==> v33: inputs <==
// SOBEL
module  SOBEL(clk,reset,busy,ready,iaddr,idata,cdata_rd,cdata_wr,caddr_rd,caddr_wr,cwr,crd,csel	);
	input clk,reset;
	input ready;
	input [7:0] idata;
	input [7:0] cdata_rd;
	output reg busy;
	output reg [16:0] iaddr;
	output reg [7:0] cdata_wr;
	output [15:0] caddr_rd;
	output reg [15:0] caddr_wr;
	output reg cwr;
	output crd;
	output reg [1:0] csel;
	assign caddr_rd = 16'd0;
	assign crd = 1'b0;
	localparam IDLE = 2'd0, READ = 2'd1, WRITE = 2'd2, DONE = 2'd3;
	reg [1:0] state;
	reg [3:0] count;
	reg [16:0] count_iaddr;    
	reg [16:0] w_count;        
	reg [71:0] pixel_value;    
	reg [7:0] sobel_x;
	wire [71:0] win = {idata, pixel_value[63:0]};
	wire [7:0] p0 = win[7:0],   p1 = win[15:8],  p2 = win[23:16];
	wire [7:0] p3 = win[31:24], p5 = win[47:40];
	wire [7:0] p6 = win[55:48], p7 = win[63:56], p8 = win[71:64];
	wire signed [11:0] gx = $signed({4'b0, p0}) + $signed({3'b0, p3, 1'b0}) + $signed({4'b0, p6})
	                      - $signed({3'b0, p5, 1'b0}) - $signed({4'b0, p2}) - $signed({4'b0, p8});
	wire signed [11:0] gy_r = $signed({4'b0, pixel_value[7:0]}) + $signed({3'b0, pixel_value[15:8], 1'b0}) + $signed({4'b0, pixel_value[23:16]})
	                        - $signed({3'b0, pixel_value[63:56], 1'b0}) - $signed({4'b0, pixel_value[55:48]}) - $signed({4'b0, pixel_value[71:64]});
	function [7:0] clamp(input signed [11:0] v);
		if (v > 255) clamp = 8'd255;
		else if (v < 0) clamp = 8'd0;
		else clamp = v[7:0];
	endfunction
	wire [8:0] temp_combine = sobel_x + cdata_wr + 9'd1;
	always @(posedge clk)
	begin
		if (reset) begin
			state <= IDLE;
			busy <= 1'b0;
			cwr <= 1'b0;
			csel <= 2'b00;
			count <= 4'd0;
  ...
Settings: LEC_CHECK=0, CAP_MARGIN=20, CORE_MARGIN=2, CORE_UTILIZATION=61, SETUP_SLACK_MARGIN=1.79, SLEW_MARGIN=20; clock period 6.92 ns.
run.sh (not shown) runs the stock make flow with config.mk's settings and CLKGATE_MAP_FILE=.
==> v32 (differences from v33) <==
Settings changed: CORE_UTILIZATION 61 to 26, SETUP_SLACK_MARGIN 1.79 to unset, SLEW_MARGIN 20 to 25.
==> flow/constraint.sdc (replaced) <==
create_clock -name core_clock -period 9.6 [get_ports {clk}]
set_input_delay 1.9200 -clock core_clock [delete_from_list [all_inputs] [get_ports {clk}]]
set_output_delay 1.9200 -clock core_clock [all_outputs]
set_load 0.01 [all_outputs]
==> v22 (differences from v33) <==
Settings changed: ABC_AREA set to 1, CORE_UTILIZATION 61 to 72, CTS_CLUSTER_DIAMETER set to 400, CTS_CLUSTER_SIZE set to 95, PLACE_DENSITY_LB_ADDON set to 0.05, SETUP_SLACK_MARGIN 1.79 to unset.
==> flow/constraint.sdc (replaced) <==
create_clock -name core_clock -period 8.57 [get_ports {clk}]
set_input_delay 1.7140 -clock core_clock [delete_from_list [all_inputs] [get_ports {clk}]]
set_output_delay 1.7140 -clock core_clock [all_outputs]
set_load 0.01 [all_outputs]
==> comparison <==
First-iteration DRC count, highest first: v22, v33, v32.
Clock skew: v22 < v33 < v32.
Against v22, the area after synthesis of v33 is smaller by about 4.6%.
v33 ran to the end with violations: setup timing. v22 completed, yet does not pass: setup timing. v32 produced a clean layout.


==> try-xenon <==
==> flow/design.v <==
`timescale 1ns/10ps
module  SOBEL(clk,reset,busy,ready,iaddr,idata,cdata_rd,cdata_wr,caddr_rd,caddr_wr,cwr,crd,csel	);
	input clk,reset;
	input ready;
	input [7:0] idata;
	input [7:0] cdata_rd;
	output reg busy;
	output reg [16:0] iaddr;
	output reg [7:0] cdata_wr;
	output [15:0] caddr_rd;
	output reg [15:0] caddr_wr;
	output reg cwr;
	output crd;
	output reg [1:0] csel;
	assign caddr_rd = 16'd0;
	assign crd = 1'b0;
	localparam IDLE = 2'd0, READ = 2'd1, WRITE = 2'd2, DONE = 2'd3;
	reg [1:0] state;
	reg [3:0] count;
	reg [16:0] count_iaddr;    
	reg [16:0] w_count;        
	reg [71:0] pixel_value;    
	reg [7:0] sobel_x;
	wire [71:0] win = {idata, pixel_value[63:0]};
	wire [7:0] p0 = win[7:0],   p1 = win[15:8],  p2 = win[23:16];
	wire [7:0] p3 = win[31:24], p5 = win[47:40];
	wire [7:0] p6 = win[55:48], p7 = win[63:56], p8 = win[71:64];
	wire signed [11:0] gx = $signed({4'b0, p0}) + $signed({3'b0, p3, 1'b0}) + $signed({4'b0, p6})
	                      - $signed({3'b0, p5, 1'b0}) - $signed({4'b0, p2}) - $signed({4'b0, p8});
	wire signed [11:0] gy_r = $signed({4'b0, pixel_value[7:0]}) + $signed({3'b0, pixel_value[15:8], 1'b0}) + $signed({4'b0, pixel_value[23:16]})
	                        - $signed({3'b0, pixel_value[63:56], 1'b0}) - $signed({4'b0, pixel_value[55:48]}) - $signed({4'b0, pixel_value[71:64]});
	function [7:0] clamp(input signed [11:0] v);
		if (v > 255) clamp = 8'd255;
		else if (v < 0) clamp = 8'd0;
		else clamp = v[7:0];
	endfunction
	wire [8:0] temp_combine = sobel_x + cdata_wr + 9'd1;
	always @(posedge clk)
	begin
		if (reset) begin
			state <= IDLE;
			busy <= 1'b0;
			cwr <= 1'b0;
			csel <= 2'b00;
			count <= 4'd0;
			iaddr <= 17'd0;
			count_iaddr <= 17'd0;
			w_count <= 17'd0;
			caddr_wr <= 16'd0;
			cdata_wr <= 8'd0;
		end
		else begin
			case (state)
			IDLE: begin
				if (ready) begin
					busy <= 1'b1;
					state <= READ;
					count <= 4'd0;
					count_iaddr <= 17'd0;
					iaddr <= 17'd0;
					w_count <= 17'd0;
				end
			end
			READ: begin
				pixel_value[count*8 +: 8] <= idata;
				if (count == 4'd8) begin
					cwr <= 1'b1;
					csel <= 2'b01;
					cdata_wr <= clamp(gx);
					sobel_x <= clamp(gx);
					caddr_wr <= w_count[15:0];
					state <= WRITE;
				end
				else begin
					if (count == 4'd2 || count == 4'd5)
						iaddr <= iaddr + 17'd256;
					else
						iaddr <= iaddr + 17'd1;
					count <= count + 4'd1;
				end
			end
			WRITE: begin
				if (csel == 2'b01) begin
					csel <= 2'b10;
					cdata_wr <= clamp(gy_r);
				end
				else if (csel == 2'b10) begin
					csel <= 2'b11;
					cdata_wr <= temp_combine[8:1];
				end
				else begin
					cwr <= 1'b0;
					csel <= 2'b00;
					count <= 4'd0;
					w_count <= w_count + 17'd1;
					if (w_count == 17'd65535) begin
						busy <= 1'b0;
						state <= DONE;
					end
					else begin
						state <= READ;
						if (count_iaddr % 258 == 255) begin
							count_iaddr <= count_iaddr + 17'd3;
							iaddr <= count_iaddr + 17'd3;
						end
						else begin
							count_iaddr <= count_iaddr + 17'd1;
							iaddr <= count_iaddr + 17'd1;
						end
					end
				end
			end
			default: ;
			endcase
		end
	end
endmodule
==> flow/run.sh <==
#!/bin/bash
# the make line also repeats each setting of config.mk as NAME=value (left out here)
make -C /OpenROAD-flow-scripts/flow DESIGN_CONFIG=/design/flow/config.mk WORK_HOME=/design/flow/orfs CLKGATE_MAP_FILE= finish
==> flow/config.mk <==
export PLATFORM = sky130hd
export DESIGN_NAME = SOBEL
export DESIGN_NICKNAME = SOBEL
export VERILOG_FILES = /design/flow/design.v
export SDC_FILE = /design/flow/constraint.sdc
export NUM_CORES = 4
export LEC_CHECK = 0
export ABC_AREA = 1
export CAP_MARGIN = 20
export CORE_ASPECT_RATIO = 0.5
export CORE_MARGIN = 2
export CORE_UTILIZATION = 68
export CTS_CLUSTER_DIAMETER = 62
export SLEW_MARGIN = 20
==> flow/constraint.sdc <==
create_clock -name core_clock -period 4.47 [get_ports {clk}]
set_input_delay 0.8940 -clock core_clock [delete_from_list [all_inputs] [get_ports {clk}]]
set_output_delay 0.8940 -clock core_clock [all_outputs]
set_load 0.01 [all_outputs]
==> inputs of try-yarrow, as changes to try-xenon <==
--- a/flow/config.mk
+++ b/flow/config.mk
@@ -8,7 +8,7 @@
 export ABC_AREA = 1
 export CAP_MARGIN = 20
-export CORE_ASPECT_RATIO = 0.5
 export CORE_MARGIN = 2
-export CORE_UTILIZATION = 68
-export CTS_CLUSTER_DIAMETER = 62
+export CORE_UTILIZATION = 72
+export CTS_CLUSTER_DIAMETER = 236
+export PLACE_DENSITY = 0.81
 export SLEW_MARGIN = 20
==> flow/constraint.sdc (replaced) <==
create_clock -name core_clock -period 7.92 [get_ports {clk}]
set_input_delay 1.5840 -clock core_clock [delete_from_list [all_inputs] [get_ports {clk}]]
set_output_delay 1.5840 -clock core_clock [all_outputs]
set_load 0.01 [all_outputs]
==> inputs of try-fjord, as changes to try-xenon <==
--- a/flow/config.mk
+++ b/flow/config.mk
@@ -7,8 +7,8 @@
 export LEC_CHECK = 0
 export ABC_AREA = 1
-export CAP_MARGIN = 20
-export CORE_ASPECT_RATIO = 0.5
+export CAP_MARGIN = 0
 export CORE_MARGIN = 2
-export CORE_UTILIZATION = 68
-export CTS_CLUSTER_DIAMETER = 62
+export CORE_UTILIZATION = 72
+export CTS_CLUSTER_SIZE = 11
+export PLACE_DENSITY = 0.42
 export SLEW_MARGIN = 20
==> flow/constraint.sdc (replaced) <==
create_clock -name core_clock -period 8.57 [get_ports {clk}]
set_input_delay 1.7140 -clock core_clock [delete_from_list [all_inputs] [get_ports {clk}]]
set_output_delay 1.7140 -clock core_clock [all_outputs]
set_load 0.01 [all_outputs]
==> impl_metrics.env <==
# source this file to load flow results
export IMPL_globalRouteTotalUtil_pct=92.3
export IMPL_dp_hpwl_mm=26.5
export IMPL_failed_stage="global routing"
export IMPL_status="did not finish"
export IMPL_rows=35
export IMPL_gpl_final_weighted_congestion=0.938
export IMPL_post_cts_buffers=52
export IMPL_use_met2_pct=107
export IMPL_placedInstanceArea_sq_mm=0.0152
export IMPL_global_route_usage_met1_pct=86.3
export IMPL_error="[ERROR GRT-0232] Routing congestion too high. Check the congestion heatmap in the GUI."
export IMPL_ctsResizeCount=123
export IMPL_core_area_sq_mm=0.0185
export IMPL_floorplan_die_area_sq_mm=0.0202
(the above is from try-xenon)
==> impl_metrics.env <==
# flow metrics
export IMPL_post_cts_buffers=1
export IMPL_achievable_frequency_ghz=0.109
export IMPL_setup_ws_ns=-0.592
export IMPL_globalRouteTotalUtil_pct=38.6
export IMPL_rows=48
export IMPL_ctsResizeCount=5
export IMPL_gpl_final_weighted_congestion=0.920
export IMPL_global_route_usage_met1_pct=46.4
export IMPL_use_met2_pct=66.2
export IMPL_placedInstanceArea_sq_mm=0.0143
export IMPL_dp_hpwl_mm=24.8
export IMPL_check_failures="negative setup slack"
export IMPL_floorplan_die_area_sq_mm=0.0190
export IMPL_min_delay_path_class="flop to flop"
export IMPL_report_final_setup_viol=12
export IMPL_status="finished with violations"
(the above is from try-fjord)
==> impl_metrics.env <==
# source this file to load flow results
export IMPL_status="did not finish"
export IMPL_global_route_usage_met1_pct=89.0
export IMPL_failed_stage="global routing"
export IMPL_placedInstanceArea_sq_mm=0.0148
export IMPL_gpl_final_weighted_congestion=0.926
export IMPL_synth_cellmix_simpleShare_pct=27.3
export IMPL_dp_hpwl_mm=26.2
export IMPL_xor_area_share_pct=2.70
export IMPL_use_met2_pct=139
export IMPL_floorplan_die_area_sq_mm=0.0190
export IMPL_core_area_sq_mm=0.0174
export IMPL_ctsResizeCount=149
export IMPL_post_synth_inst_count=1753
export IMPL_post_cts_buffers=44
export IMPL_error="[ERROR GRT-0232] Routing congestion too high. Check the congestion heatmap in the GUI."
(the above is from try-yarrow)
